==> design/flow/design.v <==
    `timescale 1ns / 1ps
    module chip8_cpu (
        input wire clk,
        input wire reset,
        input wire [7:0] mem_data_in,
        input wire [15:0] key_pressed,
        output reg mem_read,
        output reg [11:0] mem_addr_out,
        output reg [7:0] mem_data_out,
        output reg mem_write
    );
        reg [11:0]    pc;
        reg [11:0]    I;
        reg [7:0]     V[0:15];
        reg [15:0]    opcode;
        reg [3:0]     state;
        reg [3:0]     pc_data;
        reg [11:0]    stack[0:15];
        reg [7:0]     opcode_fh;
        reg [7:0]     opcode_sh;
        reg [7:0]     delay_timer,sound_timer; 
        reg [20:0]    one_hz;
        reg [3:0]     i;
        reg [15:0]    lfsr;       
        reg [1:0]     bcd_step;   
        wire [7:0]    vx = V[opcode[11:8]];
        wire [7:0]    vy = V[opcode[7:4]];
        wire [8:0]    add_xy = {1'b0, vx} + {1'b0, vy};
        wire [7:0]    bcd_h = vx / 8'd100;
        wire [7:0]    bcd_t = (vx / 8'd10) % 8'd10;
        wire [7:0]    bcd_o = vx % 8'd10;
        reg  [3:0]    key_idx;
        integer       k;
        always @(*) begin
            key_idx = 4'd0;
            for (k = 15; k >= 0; k = k - 1)
                if (key_pressed[k]) key_idx = k[3:0];
        end
        localparam FETCH1 = 0;
        localparam FETCH1_WAIT = 1;
        localparam FETCH2 = 2;
        localparam FETCH2_WAIT = 3;
        localparam LASTFETCH = 4;
        localparam EXECUTE = 5;
        localparam LASTFETCH_WAIT = 6;
        localparam STORE = 7;
        localparam RETRIEVE = 8;
        localparam RETRIEVE_WAIT = 9;
        localparam RETRIEVE_WAIT2 = 10;
        localparam BCD = 11;
        localparam KEYWAIT = 12;
        always @(posedge clk or posedge reset) begin
            if(reset) begin
                pc <= 12'h200;
                state <= FETCH1;
                opcode <= 0;
                I <= 12'd0;
                opcode_fh <= 0;
                opcode_sh <= 0;
                mem_read <= 0;
                mem_write <= 0;
                delay_timer <= 0;
                pc_data <= 0;
                one_hz <= 0;
                sound_timer <= 0;
                lfsr <= 16'hACE1;
                bcd_step <= 0;
            end else begin
                if (one_hz == 833333) begin  
                    one_hz <= 0;
                    if (delay_timer > 0)
                        delay_timer <= delay_timer - 1;
                    if (sound_timer > 0)
                        sound_timer <= sound_timer - 1;
                end else begin
                    one_hz <= one_hz + 1;
                end
                mem_read <= 0;
                mem_write <= 0;
            case(state)
                FETCH1: begin
                    mem_addr_out <= pc;
                    mem_read <= 1;
                    state <= FETCH1_WAIT;
                end
                FETCH1_WAIT: begin
                    state <= FETCH2;
                end
                FETCH2: begin
                    opcode_fh <= mem_data_in;
                    mem_addr_out <= pc + 1;
                    mem_read <= 1;
                    state <= FETCH2_WAIT;
                end
                FETCH2_WAIT: begin
                    state <= LASTFETCH;
                end
                LASTFETCH: begin
                    opcode_sh <= mem_data_in;
                    state <= LASTFETCH_WAIT;
                end 
                LASTFETCH_WAIT: begin
                    opcode <= {opcode_fh, opcode_sh};
                    state <= EXECUTE;
                end
                EXECUTE: begin
                    pc <= pc + 2;
                    state <= FETCH1;
                    case(opcode[15:12])                     
                        4'h6: begin
                            V[opcode[11:8]] <= opcode[7:0];
                        end
                        4'h7: begin
                            V[opcode[11:8]] <= V[opcode[11:8]] + opcode[7:0];
                        end
                        4'h1: begin
                            pc <= opcode[11:0];
                        end 
                        4'h2: begin
                            stack[pc_data] <= pc + 2;
                            pc <= opcode[11:0];
                            pc_data <= pc_data + 1;
                        end
                        4'h9: begin
                            if (vx != vy)
                                pc <= pc + 4;
                        end
                        4'h5: begin
                            if (vx == vy)
                                pc <= pc + 4;
                        end
                        4'h3: begin
                            if (vx == opcode[7:0])
                                pc <= pc + 4;
                        end
                        4'h4: begin
                            if (vx != opcode[7:0])
                                pc <= pc + 4;
                        end
                        4'h8: begin
                            case(opcode[3:0])
                                4'h0: V[opcode[11:8]] <= vy;
                                4'h1: V[opcode[11:8]] <= vx | vy;
                                4'h2: V[opcode[11:8]] <= vx & vy;
                                4'h3: V[opcode[11:8]] <= vx ^ vy;
                                4'h4: begin
                                    V[opcode[11:8]] <= add_xy[7:0];
                                    V[15] <= {7'd0, add_xy[8]};
                                end
                                4'h5: begin
                                    V[opcode[11:8]] <= vx - vy;
                                    V[15] <= {7'd0, vx >= vy};
                                end
                                4'h6: begin
                                    V[opcode[11:8]] <= vx >> 1;
                                    V[15] <= {7'd0, vx[0]};
                                end 
                                4'h7: begin
                                    V[opcode[11:8]] <= vy - vx;
                                    V[15] <= {7'd0, vy >= vx};
                                end
                                4'hE: begin
                                    V[opcode[11:8]] <= vx << 1;
                                    V[15] <= {7'd0, vx[7]};
                                end
                                default: ;
                            endcase
                        end
                        4'hA: begin 
                            I <= opcode[11:0];
                        end
                        4'hB: begin
                            pc <= opcode[11:0] + {4'd0, V[0]};
                        end
                        4'hC: begin
                            V[opcode[11:8]] <= opcode[7:0] & lfsr[7:0];
                            lfsr <= {lfsr[14:0], lfsr[15] ^ lfsr[13] ^ lfsr[12] ^ lfsr[10]};
                        end
                        4'hE: begin
                            case(opcode[7:0])
                                8'h9E: begin
                                    if (key_pressed[vx[3:0]])
                                        pc <= pc + 4;
                                end
                                8'hA1: begin
                                    if (key_pressed[vx[3:0]] != 1)
                                        pc <= pc + 4;
                                end
                                default: ;
                            endcase        
                        end    
                        4'hF: begin
                            case(opcode[7:0])
                                8'h07: begin
                                    V[opcode[11:8]] <= delay_timer;
                                end
                                8'h0A: begin
                                    pc <= pc;
                                    state <= KEYWAIT;
                                end
                                8'h15: begin
                                    delay_timer <= V[opcode[11:8]];
                                end
                                8'h18: begin
                                    sound_timer <= V[opcode[11:8]];
                                end
                                8'h1E: begin
                                    I <= I + V[opcode[11:8]];
                                end
                                8'h29: begin
                                    I <= {8'd0, vx[3:0]} * 12'd5;
                                end
                                8'h33: begin
                                    pc <= pc;
                                    bcd_step <= 0;
                                    state <= BCD;
                                end
                                8'h55: begin
                                    pc <= pc;
                                    i <= 0;
                                    state <= STORE;
                                end
                                8'h65: begin
                                    pc <= pc;
                                    i <= 0;
                                    state <= RETRIEVE;
                                end 
                                default: ;
                            endcase
                        end
                        4'hD: begin    
                        end
                        4'h0: begin
                            if (opcode[11:0] == 12'h0EE) begin
                                pc <= stack[pc_data - 1];
                                pc_data <= pc_data - 1;
                            end
                        end
                        default: ;
                    endcase 
                end
                STORE: begin 
                    mem_addr_out <= I + i;
                    mem_data_out <= V[i];
                    mem_write <= 1;
                    if (i == opcode[11:8]) begin
                        pc <= pc + 2;
                        state <= FETCH1;
                    end else begin
                        i <= i+1;
                        state <= STORE;
                    end
                end
                RETRIEVE: begin
                    mem_addr_out <= I + i;
                    mem_read <= 1;
                    state <= RETRIEVE_WAIT;
                end
                RETRIEVE_WAIT: begin
                    state <= RETRIEVE_WAIT2;
                end
                RETRIEVE_WAIT2: begin
                  V[i] <= mem_data_in;
                  if (i == opcode[11:8]) begin
                      pc <= pc + 2;
                      state <= FETCH1;
                  end else begin
                      i <= i + 1;
                      state <= RETRIEVE;
                  end
                end
                BCD: begin
                    mem_addr_out <= I + bcd_step;
                    mem_data_out <= (bcd_step == 0) ? bcd_h : (bcd_step == 1) ? bcd_t : bcd_o;
                    mem_write <= 1;
                    if (bcd_step == 2) begin
                        pc <= pc + 2;
                        state <= FETCH1;
                    end else begin
                        bcd_step <= bcd_step + 1;
                    end
                end
                KEYWAIT: begin
                    if (key_pressed != 16'd0) begin
                        V[opcode[11:8]] <= {4'd0, key_idx};
                        pc <= pc + 2;
                        state <= FETCH1;
                    end
                end
                default: state <= FETCH1;
            endcase
          end
        end
    endmodule
==> design/flow/run.sh <==
#!/bin/bash
# the make line also repeats each setting of config.mk as NAME=value (left out here)
make -C /OpenROAD-flow-scripts/flow DESIGN_CONFIG=/design/flow/config.mk WORK_HOME=/design/flow/orfs CLKGATE_MAP_FILE= finish
==> design/flow/config.mk <==
export PLATFORM = sky130hd
export DESIGN_NAME = chip8_cpu
export DESIGN_NICKNAME = chip8_cpu
export VERILOG_FILES = /design/flow/design.v
export SDC_FILE = /design/flow/constraint.sdc
export NUM_CORES = 4
export LEC_CHECK = 0
export CAP_MARGIN = 20
export CORE_MARGIN = 2
export CORE_UTILIZATION = 40
export SETUP_SLACK_MARGIN = 2.35
export SLEW_MARGIN = 20
==> design/flow/constraint.sdc <==
create_clock -name core_clock -period 11.7 [get_ports {clk}]
set_input_delay 2.3400 -clock core_clock [delete_from_list [all_inputs] [get_ports {clk}]]
set_output_delay 2.3400 -clock core_clock [all_outputs]
set_load 0.01 [all_outputs]
==> deck_impl_summary.md, run 1 <==
Run Summary

Yosys
  • Yosys stat cell total: 2738
  • Post-synthesis async set-or-reset flop share: 26.2%
  • Yosys top cell by area: edfxtp_1
  • Post-synth EDFFs: 344
  • Chip Area, Yosys: 28300 um2
  • Top logic family: AND-OR/OR-AND gates
  • Ys Warns: 3
  • Post-synth top cells: edfxtp_1 (344), nand2_1 (252), nor2_1 (209)
  • Cell count after synthesis: 2738
  • Yosys adder share: 5.53%
  • Complex Gates by Area: 20.7%
  • Area leader share: 36.6%
  • Dominant Register Cell: edfxtp_1
  • Synth Net Count: 2884
  • Seq share, synth: 47.4%
  • Top area cell types: edfxtp_1 (37%), dfrtp_1 (9.9%), ha_1 (5.0%), nand2_1 (3.3%), o21ai_0 (3.2%)
  • Synthesized cell area: 28300 um2
  • Ys flops: 466
  • Yosys simple share: 14.2%
  • Syn avg cell area: between 10 and 15 um2
  • XOR/XNOR Area Share: 3.63%
  • Mux area share: 4.77%
  • Count leader, synth: edfxtp_1
  • Synth cell types: 108

Setup path
  • Worst reg2reg setup slack: 1.13 ns
  • CP startpoint kind: flop
  • Crit-path max FO: 15
  • Worst path slowest cell: dfrtp_4
  • Setup CP Type: reg2reg
  • CP Data Arrival Time: about 11 ns
  • Top delay family on crit path: AND-OR/OR-AND gates
  • WP data required: 12.04 ns
  • Reg-to-Reg Start: opcode[9]
  • Worst setup EP type: flop
  • WP buf/inv: 3
  • Reg2reg path depth: ~54
  • CP peak stage delay: 0.57 ns
  • Critical Path Source: opcode[9]
  • Critical Path Stages: 54
  • Endpoint of the worst register-to-register path: mem_data_out[2]
  • Worst setup path end: mem_data_out[2]

Routing
  • Vias: around 25000
  • Final wirelength: around 110000 um
  • DRC Markers: 0
  • Drt first-iter violations: between 4000 and 5000
  • Post-route ant nets: 0
  • Via-to-Cell Ratio: 6.54
  • DRT Pass-1 Iters: 6
  • Avg WL per Cell: 29.0 um

Power and ir drop
  • Worst VDD drop: ~0.11 mV
  • P_int: approximately 3.4 mW
  • NetSw: 1.78 mW
  • Combinational share of power: 28.7%
  • Power Combinational: about 1.5 mW
  • Clock Power Share: 32.5%
  • PD cells: 160 nW/um2
  • Clock group: 1.69 mW
  • Sw Share: about a third
  • Static Leak: 12.1 nW
  • Pwr top: sequential cells
  • Sequential power share: between 30% and 40%
  • Flop+latch power: 2.02 mW

Global route
  • Largest net degree at the start of global routing: ~78
  • Vias in the first global route: 23500
  • Global Route Usage Sum: 29.4%
  • Antenna violations before repair: 2
  • First-pass GRT wire length: 161000 um
  • Overflow after GRT: 0

Final timing
  • Fin. Hold Viols: 0
  • Final period util: 90.3%
  • F_max: 94.6 MHz
  • Worst-Margin Slew: 1.12 ns
  • Relative slew slack: 25.3%
  • Unrepaired setup endpoints after global routing: yes
  • Clk_skew: ~0.076 ns
  • Min Tclk post-route: 10.57 ns
  • Max Slew Vio Count: 0
  • Finish-stage setup viols: 0
  • TNS Setup: 0 ns

CTS
  • Worst-Skew Late Latency: 0.66 ns
  • Clock Tree Buf Depth: 3
  • Total clock sinks: 466
  • Clock slew seen by the registers of the worst setup and hold paths: 0.06 ns
  • CTS Buf Count: 52
  • CTS tree: built
  • Level count of the clock H-tree: 2
  • Root Buffer: clkbuf_16

Placement
  • Port bufs: between 40 and 50
  • Final HPWL DP: 77700 um
  • Routability cong.: 1.05
  • Inst Count DP: roughly 3600
  • Placed cell areas: approximately 30000 um2

Final layout
  • Final nets: about 3000
  • Area grow syn2layout: 15.4%
  • Cell area after layout: 32600 um2
  • Fin cells: approximately 3800

Worst hold path
  • Hold Crit Class: reg2reg
  • Hold Path End: state[2]
  • Hold path depth: 0
  • Start point of the worst hold path: state[10]

Floorplanning
  • Die width: 270 um
  • Num rows: 97
  • Top Ports: 48
  • Pre-Place Util: 40.3%
  • Core area: 70000 um2
  • Full die area: 72800 um2
  • Die Height: 270 um

Status
  • Outcome: timing/DRC/antenna clean

Run
  • Total tool warning count: between 70 and 80
  • Max-cap violations: 0
==> per-stage QoR <==
stage	utilization [%]	hold WS, ns	power (mW)	setup WS [ns]
2_1_floorplan	-	0.331	2.93	1.55
3_3_place_gp	43.0	0.333	3.38	0.478
3_5_place_dp	43.0	0.335	3.40	0.0316
4_1_cts	46.3	0.343	5.15	1.43
5_1_grt	46.5	0.356	5.40	0.713
6_report	46.5	0.343	5.20	1.13
==> layer usage <==
layer  GRT usage [%]  share of wire, %  vias up
li1                -                 -    10600
met1            42.8                42    12200
met2            42.1                41     1749
met3            6.47                11      338
met4            12.5               5.0        0
met5               0                 0        -
==> layout make-up <==
cell class	count	area, um2
fillers	6535	37400
multi-input cells	2008	14200
flip-flops and latches	466	13400
repair buffers	202	1650
clock buffers	69	1440
well taps	940	1180
inverters	94	374
clock inverters	29	345
diodes	2	5.00
==> what timing repair did <==
action,CTS,global route
hold buffers,0,0
setup buffers,49,14
gates resized,35,13
endpoints found under the setup margin,8,8
pin swaps,32,23
==> run 2: changes to the inputs <==
Settings changed: ABC_AREA set to 0, CELL_PAD_IN_SITES_GLOBAL_PLACEMENT set to 1, CORE_UTILIZATION 40 to 42, CTS_CLUSTER_SIZE set to 32, HOLD_SLACK_MARGIN set to -0.07, PLACE_DENSITY_LB_ADDON set to 0.18, SETUP_SLACK_MARGIN 2.35 to 0.27.
Clock period 11.7 ns to 7.0 ns, I/O delays scaled along.
==> deck_impl_summary.md, run 2 <==
Run Summary

Floorplanning
  • Full die area: 69400 um2 (was 72800 um2)
  • Core area: 66900 um2 (was 70000 um2)
  • Pre-Place Util: 42.2% (was 40.3%)
  • Die Height: 263 um (was 270 um)
  • Top Ports: 48 (unchanged)
  • Die width: 263 um (was 270 um)
  • Num rows: 95 (was 97)

Run
  • Total tool warning count: 71 (unchanged)
  • Max-cap violations: 0 (unchanged)

Yosys
  • Top area cell types: edfxtp_1 (37%), dfrtp_1 (9.9%), ha_1 (5.0%), nand2_1 (3.3%), o21ai_0 (3.2%) (unchanged)
  • Count leader, synth: edfxtp_1 (unchanged)
  • Complex Gates by Area: 20.7% (unchanged)
  • Dominant Register Cell: edfxtp_1 (unchanged)
  • Cell count after synthesis: 2738 (unchanged)
  • Yosys adder share: 5.53% (unchanged)
  • Post-synth EDFFs: 344 (unchanged)
  • Synth cell types: 108 (unchanged)
  • Post-synthesis async set-or-reset flop share: 26.2% (unchanged)
  • Area leader share: 36.6% (unchanged)
  • Synthesized cell area: 28300 um2 (unchanged)
  • Seq share, synth: 47.4% (unchanged)
  • Syn avg cell area: 10.3 um2 (unchanged)
  • XOR/XNOR Area Share: 3.63% (unchanged)
  • Post-synth top cells: edfxtp_1 (344), nand2_1 (252), nor2_1 (209) (unchanged)
  • Synth Net Count: 2884 (unchanged)
  • Yosys top cell by area: edfxtp_1 (unchanged)
  • Ys flops: 466 (unchanged)
  • Yosys simple share: 14.2% (unchanged)
  • Yosys stat cell total: 2738 (unchanged)
  • Ys Warns: 3 (unchanged)
  • Chip Area, Yosys: 28300 um2 (unchanged)
  • Top logic family: AND-OR/OR-AND gates (unchanged)
  • Mux area share: 4.77% (unchanged)

Global route
  • Vias in the first global route: 24600 (was 23500)
  • Global Route Usage Sum: 31.9% (was 29.4%)
  • Overflow after GRT: 0 (unchanged)
  • Largest net degree at the start of global routing: 80 (was 78)
  • First-pass GRT wire length: 165000 um (was 161000 um)
  • Antenna violations before repair: 1 (was 2)

Power and ir drop
  • Final Power: 9.08 mW (was 5.20 mW)
  • Power Combinational: 2.82 mW (was 1.49 mW)
  • Pwr top: sequential cells (unchanged)
  • Static Leak: 13.1 nW (was 12.1 nW)
  • Clock group: 2.90 mW (was 1.69 mW)
  • Sw Share: 33.2% (was 34.2%)
  • PD cells: 266 nW/um2 (was 160 nW/um2)
  • Combinational share of power: 31.0% (was 28.7%)
  • Clock Power Share: 31.9% (was 32.5%)
  • NetSw: 3.02 mW (was 1.78 mW)
  • P_int: 6.07 mW (was 3.42 mW)
  • Worst VDD drop: 0.199 mV (was 0.106 mV)
  • Flop+latch power: 3.36 mW (was 2.02 mW)
  • Sequential power share: 37.0% (was 38.8%)

Routing
  • Drt first-iter violations: 3077 (was 4091)
  • Vias: 25100 (was 24900)
  • Via-to-Cell Ratio: 6.35 (was 6.54)
  • DRC Markers: 0 (unchanged)
  • DRT Pass-1 Iters: 8 (was 6)
  • # diodes: 0 (was 2)
  • Avg WL per Cell: 28.7 um (was 29.0 um)
  • Post-route ant nets: 0 (unchanged)
  • Final wirelength: 113000 um (was 110000 um)

Final layout
  • Area grow syn2layout: 20.9% (was 15.4%)
  • Final nets: 3175 (was 2970)
  • Fill count: 6024 (was 6535)
  • Core Util, Final: 51.0% (was 46.5%)
  • Cell area after layout: 34200 um2 (was 32600 um2)

Final timing
  • Relative slew slack: 22.2% (was 25.3%)
  • F_max: 99.0 MHz (was 94.6 MHz)
  • Fin. Hold Viols: 0 (unchanged)
  • Final period util: 144% (was 90.3%)
  • Worst-Margin Slew: 1.16 ns (was 1.12 ns)
  • Max Slew Vio Count: 0 (unchanged)
  • Clk_skew: 0.0710 ns (was 0.0761 ns)
  • Min Tclk post-route: 10.10 ns (was 10.57 ns)
  • Finish-stage setup viols: 8 (was 0)
  • Unrepaired setup endpoints after global routing: yes (unchanged)
  • Hold_ws: 0.348 ns (was 0.343 ns)
  • Slack of the critical path: -3.10 ns (was 1.13 ns)

Setup path
  • Endpoint of the worst register-to-register path: mem_data_out[2] (unchanged)
  • Setup CP Type: reg2reg (unchanged)
  • CP Data Arrival Time: 10.44 ns (was 10.91 ns)
  • Worst setup path end: mem_data_out[2] (unchanged)
  • WP data required: 7.34 ns (was 12.04 ns)
  • Reg-to-Reg Start: opcode[11] (was opcode[9])
  • CP peak stage delay: 0.46 ns (was 0.57 ns)
  • Worst setup EP type: flop (unchanged)
  • Critical Path Stages: 54 (unchanged)
  • Top delay family on crit path: AND-OR/OR-AND gates (unchanged)
  • WP buf/inv: 3 (unchanged)
  • Reg2reg path depth: 54 (unchanged)
  • Worst reg2reg setup slack: -3.10 ns (was 1.13 ns)
  • Critical Path Source: opcode[11] (was opcode[9])
  • Crit-path max FO: 5 (was 15)
  • CP startpoint kind: flop (unchanged)
  • Worst path slowest cell: dfrtp_2 (was dfrtp_4)

CTS
  • CTS tree: built (unchanged)
  • Hold_buf cts: 0 (unchanged)
  • Worst-Skew Late Latency: 0.65 ns (was 0.66 ns)
  • Clock Tree Buf Depth: 3 (unchanged)
  • Total clock sinks: 466 (unchanged)
  • CTS Buf Count: 52 (unchanged)
  • Clock slew seen by the registers of the worst setup and hold paths: 0.06 ns (about the same)
  • Level count of the clock H-tree: 2 (unchanged)
  • Root Buffer: clkbuf_16 (unchanged)

Worst hold path
  • Hold path depth: 0 (unchanged)
  • Hold Path End: state[4] (was state[2])
  • Start point of the worst hold path: state[7] (was state[10])
  • Hold Crit Class: reg2reg (unchanged)

Placement
  • Routability cong.: 0.988 (was 1.05)
  • Placed cell areas: 31800 um2 (was 30100 um2)
  • Final HPWL DP: 82700 um (was 77700 um)
  • Port bufs: 47 (unchanged)
  • Place WS: -3.16 ns (was 0.0316 ns)

Status
  • Outcome: complete, but fails checks (was timing/DRC/antenna clean)
  • Fail Reasons: negative setup slack
-- run 2: what timing repair did --
| item | 4_1_cts | 5_1_grt |
|---|---|---|
| hold endpoints to repair | 0 | 0 |
| resized | 33 | 15 |
| setup buffers | 34 | 13 |
| endpoints found under the setup margin | 8 | 8 |
| pin swaps | 33 | 26 |
-- run 2: metrics by stage --
stage               setup TNS (ns)  instances
floorplan                   -22.59       2738
global placement            -21.78       3801
detailed placement          -23.87       3801
CTS                         -22.15       3932
global route                -27.88       3945
finish                      -23.51       3945
-- run 2: final cells by class --
cell class | instances | area, um2 | share of cell area, %
Inverter | 94 | 375 | 1.10
Timing Repair Buffer | 407 | 3250 | 9.53
Clock inverter | 29 | 409 | 1.20
Tap cell | 873 | 1090 | 3.20
Multi-Input combinational cell | 2008 | 14200 | 41.7
Sequential cell | 466 | 13400 | 39.2
Clock buffer | 68 | 1380 | 4.04
-- run 2: layer usage --
layer  track usage (%)  wire (um)  part of all wire (%)  vias up
met3              4.27       8120                   7.2      296
li1                  -          -                     -    11000
met5                 0          0                     0        -
met2              51.3      52200                    46     1211
met4              14.2       5630                   5.0        0
met1              43.0      47100                    42    12500
==> run 3: changes to the inputs <==
Settings changed: ABC_AREA 0 to unset, CELL_PAD_IN_SITES_GLOBAL_PLACEMENT 1 to unset, CORE_UTILIZATION 42 to 36, CTS_CLUSTER_SIZE 32 to unset, HOLD_SLACK_MARGIN -0.07 to unset, PLACE_DENSITY_LB_ADDON 0.18 to unset, SETUP_SLACK_MARGIN 0.27 to unset.
Clock period 7.0 ns to 13.6 ns, I/O delays scaled along.
==> deck_impl_summary.md, run 3 <==
Run Summary

Final timing
  • Max Slew Vio Count: 0 (unchanged)
  • Final period util: 93.6% (was 144%)
  • Relative slew slack: 20.7% (was 22.2%)
  • Clk_skew: 0.0763 ns (was 0.0710 ns)
  • Worst-Margin Slew: 1.19 ns (was 1.16 ns)
  • F_max: 78.6 MHz (was 99.0 MHz)
  • Min Tclk post-route: 12.73 ns (was 10.10 ns)
  • Fin. Hold Viols: 0 (unchanged)
  • Finish-stage setup viols: 0 (was 8)
  • TNS Setup: 0 ns (was -23.51 ns)

CTS
  • Total clock sinks: 466 (unchanged)
  • Clock slew seen by the registers of the worst setup and hold paths: 0.06 ns (about the same)
  • Hold_buf cts: 0 (unchanged)
  • Level count of the clock H-tree: 2 (unchanged)
  • Clock Tree Buf Depth: 3 (unchanged)
  • CTS Buf Count: 52 (unchanged)
  • Root Buffer: clkbuf_16 (unchanged)
  • CTS tree: built (unchanged)
  • Worst-Skew Late Latency: 0.66 ns (was 0.65 ns)

Yosys
  • Post-synth EDFFs: 344 (unchanged)
  • Complex Gates by Area: 20.7% (unchanged)
  • Mux area share: 4.77% (unchanged)
  • Synth cell types: 108 (unchanged)
  • Chip Area, Yosys: 28300 um2 (unchanged)
  • Post-synthesis async set-or-reset flop share: 26.2% (unchanged)
  • Synthesized cell area: 28300 um2 (unchanged)
  • Dominant Register Cell: edfxtp_1 (unchanged)
  • Count leader, synth: edfxtp_1 (unchanged)
  • Ys flops: 466 (unchanged)
  • Synth Net Count: 2884 (unchanged)
  • Syn avg cell area: 10.3 um2 (unchanged)
  • Cell count after synthesis: 2738 (unchanged)
  • Post-synth top cells: edfxtp_1 (344), nand2_1 (252), nor2_1 (209) (unchanged)
  • Area leader share: 36.6% (unchanged)
  • Yosys stat cell total: 2738 (unchanged)
  • XOR/XNOR Area Share: 3.63% (unchanged)
  • Top logic family: AND-OR/OR-AND gates (unchanged)
  • Top area cell types: edfxtp_1 (37%), dfrtp_1 (9.9%), ha_1 (5.0%), nand2_1 (3.3%), o21ai_0 (3.2%) (unchanged)
  • Yosys adder share: 5.53% (unchanged)
  • Yosys simple share: 14.2% (unchanged)
  • Yosys top cell by area: edfxtp_1 (unchanged)
  • Seq share, synth: 47.4% (unchanged)
  • Ys Warns: 3 (unchanged)

Setup path
  • WP data required: 13.97 ns (was 7.34 ns)
  • Worst setup path end: mem_data_out[3] (was mem_data_out[2])
  • Critical Path Source: opcode[11] (unchanged)
  • CP startpoint kind: flop (unchanged)
  • CP peak stage delay: 0.63 ns (was 0.46 ns)
  • Top delay family on crit path: AND-OR/OR-AND gates (unchanged)
  • Worst path slowest cell: dfrtp_2 (unchanged)
  • Endpoint of the worst register-to-register path: mem_data_out[3] (was mem_data_out[2])
  • CP Data Arrival Time: 13.09 ns (was 10.44 ns)
  • Reg-to-Reg Start: opcode[11] (unchanged)
  • WP buf/inv: 4 (was 3)
  • Most common cell on crit path: ha_1
  • Worst setup EP type: flop (unchanged)
  • Worst reg2reg setup slack: 0.87 ns (was -3.10 ns)
  • Critical Path Stages: 54 (unchanged)
  • Setup CP Type: reg2reg (unchanged)
  • Crit-path max FO: 24 (was 5)
  • Reg2reg path depth: 54 (unchanged)

Worst hold path
  • Hold Path End: state[2] (was state[4])
  • Hold Crit Class: reg2reg (unchanged)
  • Start point of the worst hold path: state[10] (was state[7])
  • Hold path depth: 0 (unchanged)

Floorplanning
  • Core area: 77600 um2 (was 66900 um2)
  • Pre-Place Util: 36.4% (was 42.2%)
  • Top Ports: 48 (unchanged)
  • Die width: 284 um (was 263 um)
  • Num rows: 102 (was 95)
  • Full die area: 80700 um2 (was 69400 um2)
  • Die Height: 284 um (was 263 um)

Power and ir drop
  • Worst VDD drop: 0.0993 mV (was 0.199 mV)
  • Power Combinational: 1.17 mW (was 2.82 mW)
  • Final Power: 4.37 mW (was 9.08 mW)
  • Flop+latch power: 1.74 mW (was 3.36 mW)
  • P_int: 2.89 mW (was 6.07 mW)
  • Clock Power Share: 33.4% (was 31.9%)
  • PD cells: 136 nW/um2 (was 266 nW/um2)
  • Pwr top: sequential cells (unchanged)
  • Clock group: 1.46 mW (was 2.90 mW)
  • Static Leak: 11.8 nW (was 13.1 nW)
  • Combinational share of power: 26.8% (was 31.0%)
  • Sw Share: 33.8% (was 33.2%)
  • NetSw: 1.48 mW (was 3.02 mW)
  • Sequential power share: 39.8% (was 37.0%)

Placement
  • Port bufs: 47 (unchanged)
  • Final HPWL DP: 82200 um (was 82700 um)
  • Routability cong.: 0.999 (was 0.988)
  • Placed cell areas: 30300 um2 (was 31800 um2)

Global route
  • First-pass GRT wire length: 164000 um (was 165000 um)
  • Global Route Usage Sum: 27.4% (was 31.9%)
  • Vias in the first global route: 23600 (was 24600)
  • Overflow after GRT: 0 (unchanged)
  • Antenna violations before repair: 5 (was 1)
  • Largest net degree at the start of global routing: 62 (was 80)

Final layout
  • Cell area after layout: 32100 um2 (was 34200 um2)
  • Fill count: 7515 (was 6024)
  • Final nets: 2928 (was 3175)
  • Core Util, Final: 41.3% (was 51.0%)
  • Area grow syn2layout: 13.6% (was 20.9%)

Routing
  • Avg WL per Cell: 29.5 um (was 28.7 um)
  • Via-to-Cell Ratio: 6.35 (about the same)
  • Final wirelength: 114000 um (was 113000 um)
  • Drt first-iter violations: 3499 (was 3077)
  • Vias: 24500 (was 25100)
  • DRC Markers: 0 (unchanged)
  • Post-route ant nets: 0 (unchanged)
  • DRT Pass-1 Iters: 6 (was 8)

Run
  • Total tool warning count: 68 (was 71)
  • Max-cap violations: 0 (unchanged)

Status
  • Outcome: timing/DRC/antenna clean (was complete, but fails checks)
==> run 3: layout make-up <==
class	instances	area (um2)	share of cell area, %
multi-input combinational	2008	13900	43.4
sequential	466	13400	41.8
clock buffer	66	1420	4.41
timing repair buffer	160	1310	4.10
tap	1040	1300	4.06
inverter	94	368	1.15
clock inverter	29	348	1.08
antenna	2	5.00	0.0156
==> run 3: metal layers <==
layer,track usage [%],vias to the layer above,routed length [um]
met5,1.13,-,175
met1,38.2,12100,48700
met4,10.5,8,4850
met2,40.6,1550,48200
met3,6.88,312,12000
li1,-,10500,-
==> run 3: timing repair <==
action	CTS	global route
resized	0	7
setup endpoints to repair	0	7
buffers inserted	0	1
==> run 3: stage by stage <==
stage,hold slack (ns),cells,setup slack [ns]
floorplan,0.331,2738,2.40
global placement,0.333,3764,0.974
detailed placement,0.336,3766,0.628
CTS,0.349,3861,0.576
global route,0.352,3864,-0.0168
finish,0.348,3865,0.873
==> run 4: changes to the inputs <==
Settings changed: ABC_AREA set to 0, CELL_PAD_IN_SITES_GLOBAL_PLACEMENT set to 1, CORE_UTILIZATION 36 to 30, CTS_CLUSTER_SIZE set to 32, GPL_ROUTABILITY_DRIVEN set to 0, HOLD_SLACK_MARGIN set to -0.07, PLACE_DENSITY_LB_ADDON set to 0.26, SETUP_SLACK_MARGIN set to 0.27.
Clock period 13.6 ns to 14.3 ns, I/O delays scaled along.
==> deck_impl_summary.md, run 4 <==
Run Summary

Status
  • Outcome: timing/DRC/antenna clean (unchanged)

CTS
  • Level count of the clock H-tree: 2 (unchanged)
  • Root Buffer: clkbuf_16 (unchanged)
  • Clock slew seen by the registers of the worst setup and hold paths: 0.06 ns (about the same)
  • CTS tree: built (unchanged)
  • Hold_buf cts: 0 (unchanged)
  • CTS Buf Count: 54 (was 52)
  • Total clock sinks: 466 (unchanged)
  • Clock Tree Buf Depth: 3 (unchanged)
  • Worst-Skew Late Latency: 0.67 ns (was 0.66 ns)

Yosys
  • Mux area share: 4.77% (unchanged)
  • Yosys simple share: 14.2% (unchanged)
  • Synth cell types: 108 (unchanged)
  • Yosys adder share: 5.53% (unchanged)
  • Post-synthesis async set-or-reset flop share: 26.2% (unchanged)
  • Yosys top cell by area: edfxtp_1 (unchanged)
  • Post-synth top cells: edfxtp_1 (344), nand2_1 (252), nor2_1 (209) (unchanged)
  • Area leader share: 36.6% (unchanged)
  • Ys Warns: 3 (unchanged)
  • Complex Gates by Area: 20.7% (unchanged)
  • Chip Area, Yosys: 28300 um2 (unchanged)
  • Yosys stat cell total: 2738 (unchanged)
  • Cell count after synthesis: 2738 (unchanged)
  • Seq share, synth: 47.4% (unchanged)
  • Synth Net Count: 2884 (unchanged)
  • Syn avg cell area: 10.3 um2 (unchanged)
  • Top logic family: AND-OR/OR-AND gates (unchanged)
  • Count leader, synth: edfxtp_1 (unchanged)
  • Post-synth EDFFs: 344 (unchanged)
  • Ys flops: 466 (unchanged)
  • XOR/XNOR Area Share: 3.63% (unchanged)
  • Top area cell types: edfxtp_1 (37%), dfrtp_1 (9.9%), ha_1 (5.0%), nand2_1 (3.3%), o21ai_0 (3.2%) (unchanged)
  • Synthesized cell area: 28300 um2 (unchanged)
  • Dominant Register Cell: edfxtp_1 (unchanged)

Placement
  • Placed cell areas: 30400 um2 (was 30300 um2)
  • Port bufs: 47 (unchanged)
  • Final HPWL DP: 77000 um (was 82200 um)

Setup path
  • CP startpoint kind: flop (unchanged)
  • Reg2reg path depth: 52 (was 54)
  • Worst path slowest cell: dfrtp_4 (was dfrtp_2)
  • Crit-path max FO: 48 (was 24)
  • Worst setup path end: mem_data_out[2] (was mem_data_out[3])
  • Top delay family on crit path: AND-OR/OR-AND gates (unchanged)
  • Reg-to-Reg Start: opcode[9] (was opcode[11])
  • Worst reg2reg setup slack: 1.33 ns (was 0.87 ns)
  • CP Data Arrival Time: 13.35 ns (was 13.09 ns)
  • Most common cell on crit path: ha_1 (unchanged)
  • WP buf/inv: 2 (was 4)
  • Endpoint of the worst register-to-register path: mem_data_out[2] (was mem_data_out[3])
  • Critical Path Stages: 52 (was 54)
  • Setup CP Type: reg2reg (unchanged)
  • WP data required: 14.68 ns (was 13.97 ns)
  • CP peak stage delay: 0.80 ns (was 0.63 ns)
  • Worst setup EP type: flop (unchanged)
  • Critical Path Source: opcode[9] (was opcode[11])

Floorplanning
  • Top Ports: 48 (unchanged)
  • Die width: 311 um (was 284 um)
  • Core area: 93300 um2 (was 77600 um2)
  • Die Height: 311 um (was 284 um)
  • Full die area: 96600 um2 (was 80700 um2)
  • Num rows: 112 (was 102)
  • Pre-Place Util: 30.3% (was 36.4%)

Global route
  • Overflow after GRT: 0 (unchanged)
  • Global Route Usage Sum: 22.1% (was 27.4%)
  • Antenna violations before repair: 3 (was 5)
  • Largest net degree at the start of global routing: 63 (was 62)
  • Vias in the first global route: 23500 (was 23600)
  • First-pass GRT wire length: 161000 um (was 164000 um)

Power and ir drop
  • PD cells: 129 nW/um2 (was 136 nW/um2)
  • Power Combinational: 1.10 mW (was 1.17 mW)
  • Final Power: 4.17 mW (was 4.37 mW)
  • Sw Share: 33.7% (was 33.8%)
  • Clock Power Share: 33.8% (was 33.4%)
  • Flop+latch power: 1.65 mW (was 1.74 mW)
  • NetSw: 1.40 mW (was 1.48 mW)
  • Sequential power share: 39.7% (was 39.8%)
  • Clock group: 1.41 mW (was 1.46 mW)
  • Combinational share of power: 26.5% (was 26.8%)
  • P_int: 2.76 mW (was 2.89 mW)
  • Static Leak: 11.7 nW (was 11.8 nW)
  • Worst VDD drop: 0.0962 mV (was 0.0993 mV)
  • Pwr top: sequential cells (unchanged)

Final timing
  • Worst-Margin Slew: 1.17 ns (was 1.19 ns)
  • F_max: 77.1 MHz (was 78.6 MHz)
  • Finish-stage setup viols: 0 (unchanged)
  • Relative slew slack: 21.6% (was 20.7%)
  • TNS Setup: 0 ns (unchanged)
  • Unrepaired setup endpoints after global routing: no
  • Clk_skew: 0.0693 ns (was 0.0763 ns)
  • Min Tclk post-route: 12.97 ns (was 12.73 ns)
  • Fin. Hold Viols: 0 (unchanged)
  • Max Slew Vio Count: 0 (unchanged)
  • Final period util: 90.7% (was 93.6%)

Final layout
  • Sequential Area: 13400 um2 (about the same)
  • Comb area: 13900 um2 (about the same)
  • Area grow syn2layout: 14.3% (was 13.6%)
  • Cell area after layout: 32300 um2 (was 32100 um2)
  • Fill count: 9422 (was 7515)
  • Final nets: 2914 (was 2928)

Run
  • Total tool warning count: 68 (unchanged)
  • Max-cap violations: 0 (unchanged)

Routing
  • DRT Pass-1 Iters: 7 (was 6)
  • Drt first-iter violations: 3011 (was 3499)
  • Avg WL per Cell: 27.1 um (was 29.5 um)
  • DRC Markers: 0 (unchanged)
  • Via-to-Cell Ratio: 5.92 (was 6.35)
  • Post-route ant nets: 0 (unchanged)
  • Final wirelength: 110000 um (was 114000 um)
  • Vias: 24100 (was 24500)

Worst hold path
  • Hold path depth: 0 (unchanged)
  • Hold Path End: state[4] (was state[2])
  • Start point of the worst hold path: state[7] (was state[10])
  • Hold Crit Class: reg2reg (unchanged)
==> run 4: layer usage <==
| layer | vias to the layer above | wire [um] | track usage (%) | share of wire (%) |
|---|---|---|---|---|
| met2 | 1296 | 46400 | 32.2 | 42 |
| met4 | 4 | 3370 | 6.71 | 3.1 |
| met3 | 221 | 11300 | 5.74 | 10 |
| met1 | 12000 | 49000 | 31.9 | 45 |
| met5 | - | 23 | 0 | 0.021 |
| li1 | 10600 | - | - | - |
==> run 4: repair_timing <==
| item | in CTS | in global routing |
|---|---|---|
| buffers inserted | 0 | 2 |
| resized | 0 | 7 |
| setup endpoints to repair | 0 | 7 |
==> run 4: layout make-up <==
type | count | area share (%)
inverters | 94 | 1.16
flip-flops and latches | 466 | 41.5
well taps | 1254 | 4.86
clock buffers | 69 | 4.55
clock inverters | 32 | 1.10
diodes | 2 | 0.0155
repair buffers | 144 | 3.72
multi-input cells | 2008 | 43.1
==> run 4: per-stage QoR <==
step           std cells  hold slack (ns)  worst slack (ns)  utilization (%)
6_report            4069            0.346              1.33             34.6
5_1_grt             4067            0.355             0.309             34.6
4_1_cts             4063            0.349             0.909             34.5
3_5_place_dp        3962            0.337             0.896             32.6
3_3_place_gp        3960            0.334              1.42             32.6
2_1_floorplan       2738            0.331              3.10                -
==> run 5: changes to the inputs <==
Settings changed: ABC_AREA 0 to unset, CELL_PAD_IN_SITES_GLOBAL_PLACEMENT 1 to unset, CORE_UTILIZATION 30 to 57, CTS_CLUSTER_SIZE 32 to unset, GPL_ROUTABILITY_DRIVEN 0 to unset, HOLD_SLACK_MARGIN -0.07 to unset, PLACE_DENSITY_LB_ADDON 0.26 to unset, SETUP_SLACK_MARGIN 0.27 to unset.
Clock period 14.3 ns to 7.68 ns, I/O delays scaled along.
==> deck_impl_summary.md, run 5 <==
Run Summary

Setup path
  • CP startpoint kind: flop (unchanged)
  • Most common cell on crit path: buf_4 (was ha_1)
  • Reg2reg path depth: 58 (was 52)
  • CP peak stage delay: 0.47 ns (was 0.80 ns)
  • Reg-to-Reg Start: opcode[11] (was opcode[9])
  • Setup CP Type: reg2reg (unchanged)
  • Worst reg2reg setup slack: -2.61 ns (was 1.33 ns)
  • Worst path slowest cell: mux4_2 (was dfrtp_4)
  • Top delay family on crit path: AND-OR/OR-AND gates (unchanged)
  • Endpoint of the worst register-to-register path: mem_data_out[2] (unchanged)
  • Worst setup EP type: flop (unchanged)
  • WP buf/inv: 19 (was 2)
  • CP Data Arrival Time: 10.64 ns (was 13.35 ns)
  • Critical Path Source: opcode[11] (was opcode[9])
  • WP data required: 8.03 ns (was 14.68 ns)
  • Crit-path max FO: 6 (was 48)
  • Critical Path Stages: 58 (was 52)
  • Worst setup path end: mem_data_out[2] (unchanged)

Routing
  • DRC Markers: 0 (unchanged)
  • Final wirelength: 105000 um (was 110000 um)
  • DRT Pass-1 Iters: 10 (was 7)
  • Avg WL per Cell: 28.3 um (was 27.1 um)
  • # diodes: 0 (was 2)
  • Vias: 25700 (was 24100)
  • Drt first-iter violations: 4266 (was 3011)
  • Post-route ant nets: 0 (unchanged)
  • Via-to-Cell Ratio: 6.94 (was 5.92)

Yosys
  • XOR/XNOR Area Share: 3.63% (unchanged)
  • Ys Warns: 3 (unchanged)
  • Area leader share: 36.6% (unchanged)
  • Ys flops: 466 (unchanged)
  • Synth cell types: 108 (unchanged)
  • Post-synth top cells: edfxtp_1 (344), nand2_1 (252), nor2_1 (209) (unchanged)
  • Top logic family: AND-OR/OR-AND gates (unchanged)
  • Mux area share: 4.77% (unchanged)
  • Complex Gates by Area: 20.7% (unchanged)
  • Chip Area, Yosys: 28300 um2 (unchanged)
  • Top area cell types: edfxtp_1 (37%), dfrtp_1 (9.9%), ha_1 (5.0%), nand2_1 (3.3%), o21ai_0 (3.2%) (unchanged)
  • Yosys stat cell total: 2738 (unchanged)
  • Synthesized cell area: 28300 um2 (unchanged)
  • Post-synth EDFFs: 344 (unchanged)
  • Syn avg cell area: 10.3 um2 (unchanged)
  • Post-synthesis async set-or-reset flop share: 26.2% (unchanged)
  • Cell count after synthesis: 2738 (unchanged)
  • Yosys top cell by area: edfxtp_1 (unchanged)
  • Yosys simple share: 14.2% (unchanged)
  • Yosys adder share: 5.53% (unchanged)
  • Synth Net Count: 2884 (unchanged)
  • Count leader, synth: edfxtp_1 (unchanged)
  • Dominant Register Cell: edfxtp_1 (unchanged)
  • Seq share, synth: 47.4% (unchanged)

Run
  • Max-cap violations: 0 (unchanged)
  • Total tool warning count: 73 (was 68)

Global route
  • Vias in the first global route: 24600 (was 23500)
  • Antenna violations before repair: 2 (was 3)
  • Global Route Usage Sum: 40.6% (was 22.1%)
  • Overflow after GRT: 0 (unchanged)
  • First-pass GRT wire length: 154000 um (was 161000 um)
  • Largest net degree at the start of global routing: 76 (was 63)

Floorplanning
  • Num rows: 81 (was 112)
  • Die Height: 227 um (was 311 um)
  • Top Ports: 48 (unchanged)
  • Pre-Place Util: 57.7% (was 30.3%)
  • Die width: 227 um (was 311 um)
  • Core area: 49000 um2 (was 93300 um2)
  • Full die area: 51400 um2 (was 96600 um2)

Worst hold path
  • Hold Crit Class: reg2reg (unchanged)
  • Hold Path End: state[2] (was state[4])
  • Start point of the worst hold path: state[10] (was state[7])
  • Hold path depth: 0 (unchanged)

Final layout
  • Final nets: 3148 (was 2914)
  • Area grow syn2layout: 18.7% (was 14.3%)
  • Fill count: 3686 (was 9422)

CTS
  • Clock Tree Buf Depth: 3 (unchanged)
  • Root Buffer: clkbuf_16 (unchanged)
  • Level count of the clock H-tree: 2 (unchanged)
  • Worst-Skew Late Latency: 0.63 ns (was 0.67 ns)
  • CTS Buf Count: 49 (was 54)
  • Clock slew seen by the registers of the worst setup and hold paths: 0.06 ns (about the same)
  • CTS tree: built (unchanged)
  • Total clock sinks: 466 (unchanged)
  • Hold_buf cts: 0 (unchanged)

Final timing
  • Slack of the critical path: -2.61 ns (was 1.33 ns)
  • Relative slew slack: 19.8% (was 21.6%)
  • Min Tclk post-route: 10.29 ns (was 12.97 ns)
  • Max Slew Vio Count: 0 (unchanged)
  • Clk_skew: 0.0314 ns (was 0.0693 ns)
  • Finish-stage setup viols: 8 (was 0)
  • Fin. Hold Viols: 0 (unchanged)
  • Hold_ws: 0.338 ns (was 0.346 ns)
  • Worst-Margin Slew: 1.17 ns (about the same)
  • Final period util: 134% (was 90.7%)
  • Unrepaired setup endpoints after global routing: yes (was no)
  • F_max: 97.2 MHz (was 77.1 MHz)

Power and ir drop
  • Static Leak: 12.9 nW (was 11.7 nW)
  • Pwr top: sequential cells (unchanged)
  • Sw Share: 33.5% (was 33.7%)
  • P_int: 5.24 mW (was 2.76 mW)
  • Flop+latch power: 3.06 mW (was 1.65 mW)
  • Sequential power share: 38.9% (was 39.7%)
  • Worst VDD drop: 0.263 mV (was 0.0962 mV)
  • PD cells: 235 nW/um2 (was 129 nW/um2)
  • Clock group: 2.36 mW (was 1.41 mW)
  • NetSw: 2.64 mW (was 1.40 mW)
  • Clock Power Share: 29.9% (was 33.8%)
  • Power Combinational: 2.46 mW (was 1.10 mW)
  • Combinational share of power: 31.2% (was 26.5%)

Placement
  • Port bufs: 47 (unchanged)
  • Final HPWL DP: 75100 um (was 77000 um)
  • Place WS: -2.56 ns (was 0.896 ns)
  • Routability cong.: 1.03

Status
  • Fail Reasons: negative setup slack
  • Outcome: complete, but fails checks (was timing/DRC/antenna clean)
run 5: cell type report:
class	count	area, um2	area share [%]
clock buffer	70	1390	4.13
clock inverter	22	206	0.615
inverter	94	375	1.12
multi-input combinational	2008	14300	42.5
sequential	466	13400	39.9
tap	664	831	2.48
timing repair buffer	383	3090	9.20
run 5: what timing repair did:
action	CTS	global route
pin swaps	28	29
endpoints found under the setup margin	8	8
gates resized	31	31
setup buffers	45	9
run 5: layer usage:
| layer | vias to the layer above | wire length, um | share of wire [%] | GRT usage [%] |
|---|---|---|---|---|
| met5 | - | 29 | 0.028 | 0 |
| met4 | 4 | 5240 | 5.0 | 17.4 |
| met3 | 348 | 14300 | 14 | 11.6 |
| met2 | 1934 | 44600 | 43 | 59.5 |
| met1 | 12400 | 40700 | 39 | 56.4 |
| li1 | 11000 | - | - | - |
run 5: per-stage QoR:
stage               instances  cell area (um2)  setup TNS, ns  utilization [%]  power (mW)
floorplan                2738            28400         -17.15                -        4.47
CTS                      3699            33300         -16.52             68.1        7.75
global route             3707            33500         -23.18             68.5        8.17
global placement         3564            31300         -17.21             63.8        5.26
detailed placement       3564            31300         -18.88             63.8        5.30
finish                   3707            33500         -19.22             68.5        7.88
==> run 6: changes to the inputs <==
Settings changed: ABC_AREA set to 0, CELL_PAD_IN_SITES_GLOBAL_PLACEMENT set to 0, CORE_UTILIZATION 57 to 30, CTS_CLUSTER_SIZE set to 32, GPL_ROUTABILITY_DRIVEN set to 0, HOLD_SLACK_MARGIN set to -0.04, MAX_ROUTING_LAYER set to met5, PLACE_DENSITY_LB_ADDON set to 0.26, SETUP_SLACK_MARGIN set to 0.27, SLEW_MARGIN 20 to 10.
Clock period 7.68 ns to 14.3 ns, I/O delays scaled along.
==> deck_impl_summary.md, run 6 <==
Run Summary

Yosys
  • Yosys top cell by area: edfxtp_1 (unchanged)
  • Post-synth EDFFs: 344 (unchanged)
  • Dominant Register Cell: edfxtp_1 (unchanged)
  • Seq share, synth: 47.4% (unchanged)
  • Top logic family: AND-OR/OR-AND gates (unchanged)
  • Ys flops: 466 (unchanged)
  • Chip Area, Yosys: 28300 um2 (unchanged)
  • Post-synthesis async set-or-reset flop share: 26.2% (unchanged)
  • Synth cell types: 108 (unchanged)
  • Mux area share: 4.77% (unchanged)
  • Area leader share: 36.6% (unchanged)
  • Complex Gates by Area: 20.7% (unchanged)
  • Ys Warns: 3 (unchanged)
  • XOR/XNOR Area Share: 3.63% (unchanged)
  • Yosys stat cell total: 2738 (unchanged)
  • Yosys simple share: 14.2% (unchanged)
  • Synth Net Count: 2884 (unchanged)
  • Cell count after synthesis: 2738 (unchanged)
  • Synthesized cell area: 28300 um2 (unchanged)
  • Top area cell types: edfxtp_1 (37%), dfrtp_1 (9.9%), ha_1 (5.0%), nand2_1 (3.3%), o21ai_0 (3.2%) (unchanged)
  • Count leader, synth: edfxtp_1 (unchanged)
  • Yosys adder share: 5.53% (unchanged)
  • Syn avg cell area: 10.3 um2 (unchanged)
  • Post-synth top cells: edfxtp_1 (344), nand2_1 (252), nor2_1 (209) (unchanged)

Final timing
  • Hold_ws: 0.347 ns (was 0.338 ns)
  • Slack of the critical path: 1.31 ns (was -2.61 ns)
  • Relative slew slack: 19.7% (was 19.8%)
  • Unrepaired setup endpoints after global routing: no (was yes)
  • Clk_skew: 0.0525 ns (was 0.0314 ns)
  • TNS Setup: 0 ns (was -19.22 ns)
  • Final period util: 90.8% (was 134%)
  • Fin. Hold Viols: 0 (unchanged)
  • Min Tclk post-route: 12.99 ns (was 10.29 ns)
  • Worst-Margin Slew: 1.20 ns (was 1.17 ns)
  • Max Slew Vio Count: 0 (unchanged)
  • Finish-stage setup viols: 0 (was 8)
  • F_max: 77.0 MHz (was 97.2 MHz)

Power and ir drop
  • Clock group: 1.46 mW (was 2.36 mW)
  • Flop+latch power: 1.66 mW (was 3.06 mW)
  • NetSw: 1.41 mW (was 2.64 mW)
  • P_int: 2.78 mW (was 5.24 mW)
  • Power Combinational: 1.08 mW (was 2.46 mW)
  • Sw Share: 33.7% (was 33.5%)
  • PD cells: 130 nW/um2 (was 235 nW/um2)
  • Pwr top: sequential cells (unchanged)
  • Final Power: 4.20 mW (was 7.88 mW)
  • Static Leak: 11.7 nW (was 12.9 nW)
  • Sequential power share: 39.5% (was 38.9%)
  • Combinational share of power: 25.7% (was 31.2%)
  • Worst VDD drop: 0.117 mV (was 0.263 mV)
  • Clock Power Share: 34.7% (was 29.9%)

Setup path
  • Worst setup path end: mem_data_out[2] (unchanged)
  • CP peak stage delay: 0.59 ns (was 0.47 ns)
  • Most common cell on crit path: ha_1 (was buf_4)
  • Endpoint of the worst register-to-register path: mem_data_out[2] (unchanged)
  • Worst setup EP type: flop (unchanged)
  • CP startpoint kind: flop (unchanged)
  • Setup CP Type: reg2reg (unchanged)
  • WP buf/inv: 3 (was 19)
  • Critical Path Stages: 53 (was 58)
  • Crit-path max FO: 39 (was 6)
  • Worst reg2reg setup slack: 1.31 ns (was -2.61 ns)
  • Worst path slowest cell: or4_1 (was mux4_2)
  • Top delay family on crit path: AND-OR/OR-AND gates (unchanged)
  • Reg2reg path depth: 53 (was 58)
  • Critical Path Source: opcode[10] (was opcode[11])
  • CP Data Arrival Time: 13.40 ns (was 10.64 ns)
  • WP data required: 14.71 ns (was 8.03 ns)
  • Reg-to-Reg Start: opcode[10] (was opcode[11])

Placement
  • Placed cell areas: 30300 um2 (was 31300 um2)
  • Final HPWL DP: 73500 um (was 75100 um)
  • Inst Count DP: 3955 (was 3564)
  • Port bufs: 47 (unchanged)
  • Place WS: 1.15 ns (was -2.56 ns)

Final layout
  • Fill count: 9452 (was 3686)
  • Final nets: 2904 (was 3148)
  • Fin cells: 4057 (was 3707)
  • Area grow syn2layout: 14.0% (was 18.7%)
  • Core Util, Final: 34.5% (was 68.5%)
  • Cell area after layout: 32200 um2 (was 33500 um2)

CTS
  • Clock Tree Buf Depth: 3 (unchanged)
  • Setup bufs post-CTS: 0 (was 45)
  • Clock slew seen by the registers of the worst setup and hold paths: 0.06 ns (about the same)
  • CTS Buf Count: 53 (was 49)
  • CTS tree: built (unchanged)
  • Hold_buf cts: 0 (unchanged)
  • Worst-Skew Late Latency: 0.66 ns (was 0.63 ns)
  • Root Buffer: clkbuf_16 (unchanged)
  • Total clock sinks: 466 (unchanged)
  • Level count of the clock H-tree: 2 (unchanged)

Routing
  • Drt first-iter violations: 3478 (was 4266)
  • Avg WL per Cell: 25.8 um (was 28.3 um)
  • Vias: 23700 (was 25700)
  • Final wirelength: 105000 um (about the same)
  • DRC Markers: 0 (unchanged)
  • DRT Pass-1 Iters: 7 (was 10)
  • Post-route ant nets: 0 (unchanged)
  • Via-to-Cell Ratio: 5.84 (was 6.94)
  • # diodes: 0 (unchanged)

Worst hold path
  • Start point of the worst hold path: state[10] (unchanged)
  • Hold path depth: 0 (unchanged)
  • Hold Path End: state[2] (unchanged)
  • Hold Crit Class: reg2reg (unchanged)

Floorplanning
  • Full die area: 96600 um2 (was 51400 um2)
  • Num rows: 112 (was 81)
  • Pre-Place Util: 30.3% (was 57.7%)
  • Die Height: 311 um (was 227 um)
  • Core area: 93300 um2 (was 49000 um2)
  • Top Ports: 48 (unchanged)
  • Die width: 311 um (was 227 um)

Global route
  • Antenna violations before repair: 1 (was 2)
  • Overflow after GRT: 0 (unchanged)
  • First-pass GRT wire length: 154000 um (about the same)
  • Global Route Usage Sum: 21.0% (was 40.6%)
  • Largest net degree at the start of global routing: 73 (was 76)
  • Vias in the first global route: 22300 (was 24600)

Run
  • Max-cap violations: 0 (unchanged)
  • Total tool warning count: 68 (was 73)

Status
  • Outcome: timing/DRC/antenna clean (was complete, but fails checks)
## run 6: layout make-up
type | count | area (um2) | share of cell area [%]
Tap cell | 1254 | 1570 | 4.87
Multi-Input combinational cell | 2008 | 13900 | 43.0
Sequential cell | 466 | 13400 | 41.7
Inverter | 94 | 374 | 1.16
Clock inverter | 41 | 510 | 1.59
Timing Repair Buffer | 135 | 1130 | 3.51
Clock buffer | 59 | 1350 | 4.19
## run 6: what timing repair did
action,CTS,global route
setup endpoints to repair,0,4
gates resized,0,5
hold endpoints to repair,0,0
## run 6: metal layers
metal  part of all wire (%)  wire, um  global-route usage, %
met1                     44     46100                   30.5
met2                     42     43500                   30.1
met3                     10     10800                   5.01
met4                    4.0      4190                   7.66
met5                      0         0                      0
==> run 7: changes to the inputs <==
Settings changed: ABC_AREA 0 to 1, CELL_PAD_IN_SITES_DETAIL_PLACEMENT set to 0, CELL_PAD_IN_SITES_GLOBAL_PLACEMENT 0 to unset, CORE_ASPECT_RATIO set to 0.62, CORE_UTILIZATION 30 to 72, CTS_CLUSTER_SIZE 32 to 37, GPL_ROUTABILITY_DRIVEN 0 to 1, GPL_TIMING_DRIVEN set to 1, HOLD_SLACK_MARGIN -0.04 to unset, MAX_ROUTING_LAYER met5 to met4, MIN_ROUTING_LAYER set to met2, PLACE_DENSITY_LB_ADDON 0.26 to unset, SETUP_SLACK_MARGIN 0.27 to 1.34, SLEW_MARGIN 10 to 20.
Clock period 14.3 ns to 4.7 ns, I/O delays scaled along.
==> deck_impl_summary.md, run 7 <==
Implementation Results

Floorplanning
  • Die width: 252 um (was 311 um)
  • Num rows: 56 (was 112)
  • Core area: 37700 um2 (was 93300 um2)
  • Full die area: 39800 um2 (was 96600 um2)
  • Top Ports: 48 (unchanged)
  • Die Height: 158 um (was 311 um)
  • Pre-Place Util: 72.9% (was 30.3%)

Yosys
  • Post-synth top cells: nand2_1 (663), inv_1 (422), edfxtp_1 (344) (was edfxtp_1 (344), nand2_1 (252), nor2_1 (209))
  • Cell count after synthesis: 3144 (was 2738)
  • Yosys adder share: 5.68% (was 5.53%)
  • Top logic family: simple AND/OR/NAND/NOR gates (was AND-OR/OR-AND gates)
  • Synthesized cell area: 27500 um2 (was 28300 um2)
  • Dominant Register Cell: edfxtp_1 (unchanged)
  • Top area cell types: edfxtp_1 (38%), dfrtp_1 (10%), nand2_1 (9.1%), inv_1 (5.8%), ha_1 (5.1%) (was edfxtp_1 (37%), dfrtp_1 (9.9%), ha_1 (5.0%), nand2_1 (3.3%), o21ai_0 (3.2%))
  • Complex Gates by Area: 15.5% (was 20.7%)
  • Synth cell types: 70 (was 108)
  • Seq share, synth: 48.7% (was 47.4%)
  • Mux area share: 0.282% (was 4.77%)
  • XOR/XNOR Area Share: 1.44% (was 3.63%)
  • Yosys simple share: 21.2% (was 14.2%)
  • Area leader share: 37.6% (was 36.6%)
  • Count leader, synth: nand2_1 (was edfxtp_1)
  • Ys flops: 466 (unchanged)
  • Yosys top cell by area: edfxtp_1 (unchanged)
  • Yosys stat cell total: 3144 (was 2738)
  • Chip Area, Yosys: 27500 um2 (was 28300 um2)
  • Post-synthesis async set-or-reset flop share: 26.2% (unchanged)
  • Synth Net Count: 3290 (was 2884)
  • Post-synth EDFFs: 344 (unchanged)
  • Ys Warns: 3 (unchanged)
  • Syn avg cell area: 8.74 um2 (was 10.3 um2)

Placement
  • Port bufs: 47 (unchanged)
  • Final HPWL DP: 85000 um (was 73500 um)
  • Place WS: -4.20 ns (was 1.15 ns)
  • Routability cong.: 1.83
  • Inst Count DP: 4076 (was 3955)

CTS
  • Level count of the clock H-tree: 2 (unchanged)
  • Hold_buf cts: 0 (unchanged)
  • CTS Buf Count: 42 (was 53)
  • Clock Tree Buf Depth: 3 (unchanged)
  • Total clock sinks: 466 (unchanged)
  • Root Buffer: clkbuf_16 (unchanged)

Status
  • Outcome: aborted with a tool error (was timing/DRC/antenna clean)
  • Stop Error: [ERROR GRT-0116] Global routing finished with congestion. Check the congestion regions in the DRC Viewer.
  • Failed at: global routing

Global route
  • Global Route Usage Sum: 118%
  • Overflow after GRT: 4288
==> run 7: through the flow <==
stage,hold slack (ns),cell area (um2)
detailed placement,0.340,32200
CTS,0.358,35000
floorplan,0.331,28000
global placement,0.337,32200
==> run 7: metal layers <==
| layer | global-route usage [%] | overflow |
|---|---|---|
| met1 | - | - |
| met2 | 102 | 596 |
| met3 | 152 | 3324 |
| met4 | 94.0 | 368 |
| met5 | - | - |
==> run 7: timing repair <==
action,CTS
pin swaps,121
buffers inserted,65
resized,195
endpoints found under the setup margin,207
cloned,3
==> run 8: changes to the inputs <==
Settings changed: ABC_AREA 1 to 0, CELL_PAD_IN_SITES_DETAIL_PLACEMENT 0 to unset, CELL_PAD_IN_SITES_GLOBAL_PLACEMENT set to 1, CORE_ASPECT_RATIO 0.62 to unset, CORE_UTILIZATION 72 to 30, CTS_CLUSTER_SIZE 37 to 32, GPL_ROUTABILITY_DRIVEN 1 to unset, GPL_TIMING_DRIVEN 1 to unset, HOLD_SLACK_MARGIN set to -0.07, MAX_ROUTING_LAYER met4 to unset, MIN_ROUTING_LAYER met2 to unset, PLACE_DENSITY_LB_ADDON set to 0.26, SETUP_SLACK_MARGIN 1.34 to 0.27.
Clock period 4.7 ns to 11.5 ns, I/O delays scaled along.
==> deck_impl_summary.md, run 8 <==
Run Summary

Status
  • Outcome: timing/DRC/antenna clean (was aborted with a tool error)

Yosys
  • Synth Net Count: 2884 (was 3290)
  • Count leader, synth: edfxtp_1 (was nand2_1)
  • Syn avg cell area: 10.3 um2 (was 8.74 um2)
  • Synthesized cell area: 28300 um2 (was 27500 um2)
  • Yosys top cell by area: edfxtp_1 (unchanged)
  • XOR/XNOR Area Share: 3.63% (was 1.44%)
  • Ys Warns: 3 (unchanged)
  • Yosys simple share: 14.2% (was 21.2%)
  • Top logic family: AND-OR/OR-AND gates (was simple AND/OR/NAND/NOR gates)
  • Area leader share: 36.6% (was 37.6%)
  • Dominant Register Cell: edfxtp_1 (unchanged)
  • Synth cell types: 108 (was 70)
  • Cell count after synthesis: 2738 (was 3144)
  • Post-synth EDFFs: 344 (unchanged)
  • Top area cell types: edfxtp_1 (37%), dfrtp_1 (9.9%), ha_1 (5.0%), nand2_1 (3.3%), o21ai_0 (3.2%) (was edfxtp_1 (38%), dfrtp_1 (10%), nand2_1 (9.1%), inv_1 (5.8%), ha_1 (5.1%))
  • Seq share, synth: 47.4% (was 48.7%)
  • Post-synthesis async set-or-reset flop share: 26.2% (unchanged)
  • Post-synth top cells: edfxtp_1 (344), nand2_1 (252), nor2_1 (209) (was nand2_1 (663), inv_1 (422), edfxtp_1 (344))
  • Yosys stat cell total: 2738 (was 3144)
  • Ys flops: 466 (unchanged)
  • Complex Gates by Area: 20.7% (was 15.5%)
  • Yosys adder share: 5.53% (was 5.68%)
  • Mux area share: 4.77% (was 0.282%)
  • Chip Area, Yosys: 28300 um2 (was 27500 um2)

Final timing
  • F_max: around 93 MHz
  • Fin. Hold Viols: 0
  • Unrepaired setup endpoints after global routing: no
  • Max Slew Vio Count: 0
  • Worst-Margin Slew: about 1.2 ns
  • Clk_skew: approximately 0.064 ns
  • Min Tclk post-route: 10.74 ns
  • Relative slew slack: 22.6%
  • Slack of the critical path: 0.760 ns
  • Finish-stage setup viols: 0
  • Final period util: 93.4%

CTS
  • CTS Buf Count: 55 (was 42)
  • CTS tree: built
  • Root Buffer: clkbuf_16 (unchanged)
  • Worst-Skew Late Latency: 0.69 ns
  • Total clock sinks: 466 (unchanged)
  • Clock slew seen by the registers of the worst setup and hold paths: 0.06 ns
  • Level count of the clock H-tree: 2 (unchanged)
  • Clock Tree Buf Depth: 3 (unchanged)

Setup path
  • Top delay family on crit path: AND-OR/OR-AND gates
  • Worst setup EP type: flop
  • CP startpoint kind: flop
  • Reg-to-Reg Start: opcode[11]
  • Critical Path Source: opcode[11]
  • CP Data Arrival Time: 11.12 ns
  • Endpoint of the worst register-to-register path: mem_data_out[5]
  • WP buf/inv: 5
  • Most common cell on crit path: o21ai_2
  • Reg2reg path depth: around 57
  • WP data required: 11.88 ns
  • Worst setup path end: mem_data_out[5]
  • Critical Path Stages: 57
  • Worst path slowest cell: mux4_2
  • Setup CP Type: reg2reg
  • CP peak stage delay: 0.46 ns
  • Crit-path max FO: 4
  • Worst reg2reg setup slack: 0.76 ns

Floorplanning
  • Num rows: 112 (was 56)
  • Top Ports: 48 (unchanged)
  • Core area: 93300 um2 (was 37700 um2)
  • Die width: 311 um (was 252 um)
  • Die Height: 311 um (was 158 um)
  • Full die area: 96600 um2 (was 39800 um2)
  • Pre-Place Util: 30.3% (was 72.9%)

Power and ir drop
  • Sequential power share: between 30% and 40%
  • PD cells: 162 nW/um2
  • Flop+latch power: around 2 mW
  • Sw Share: roughly 34%
  • Clock Power Share: between 30% and 40%
  • Static Leak: roughly 12 nW
  • Final Power: 5.32 mW
  • Clock group: 1.82 mW
  • NetSw: 1.81 mW
  • Worst VDD drop: between 0.1 and 0.15 mV
  • P_int: roughly 3.5 mW
  • Power Combinational: 1.45 mW
  • Pwr top: sequential cells
  • Combinational share of power: 27.2%

Global route
  • First-pass GRT wire length: about 170000 um
  • Antenna violations before repair: 3
  • Overflow after GRT: 0
  • Largest net degree at the start of global routing: ~68
  • Vias in the first global route: 23700
  • Global Route Usage Sum: 23.4%

Placement
  • Port bufs: 47 (unchanged)
  • Final HPWL DP: 81000 um (was 85000 um)
  • Placed cell areas: 30700 um2 (was 32200 um2)
  • Place WS: -0.144 ns (was -4.20 ns)
  • Inst Count DP: 3999 (was 4076)
  • Routability cong.: 0.972 (was 1.83)

Run
  • Max-cap violations: 0
  • Total tool warning count: 68

Routing
  • Vias: roughly 24000
  • DRC Markers: 0
  • DRT Pass-1 Iters: 6
  • Via-to-Cell Ratio: 5.93
  • Drt first-iter violations: ~3100
  • Final wirelength: 116000 um
  • Post-route ant nets: 0
  • Avg WL per Cell: 28.2 um

Final layout
  • Cell area after layout: 32900 um2
  • Fin cells: 4120
  • Core Util, Final: between 30% and 40%
  • Area grow syn2layout: 16.4%
  • Final nets: 2966

Worst hold path
  • Hold Path End: state[5]
  • Start point of the worst hold path: state[8]
  • Hold Crit Class: reg2reg
  • Hold path depth: 0
[run 8: area by class of cell]
class	instances	area [um2]
fillers	9391	60400
multi-input cells	2008	14100
flip-flops and latches	466	13400
repair buffers	195	1580
well taps	1254	1570
clock buffers	69	1480
clock inverters	33	395
inverters	94	370
diodes	1	2.50
[run 8: layer usage]
metal | share of wire (%) | global-route usage, % | up-vias
met3 | 9.6 | 4.87 | 225
met5 | 0 | 0 | -
met1 | 45 | 34.1 | 12300
li1 | - | - | 10600
met4 | 3.3 | 7.44 | 0
met2 | 42 | 34.3 | 1263
[run 8: what timing repair did]
item                                    in CTS  in global routing
pin swaps                                    2                 19
gates cloned                                 0                  0
endpoints found under the setup margin       7                  8
setup buffers                                5                 13
resized                                      8                 33
hold buffers                                 0                  0
[run 8: stage by stage]
stage	hold WS (ns)	setup TNS, ns
6_report	0.350	0
5_1_grt	0.354	0
4_1_cts	0.353	0
3_5_place_dp	0.339	-0.245
3_3_place_gp	0.335	0
2_1_floorplan	0.331	0
Power and IR drop assume default switching activity.
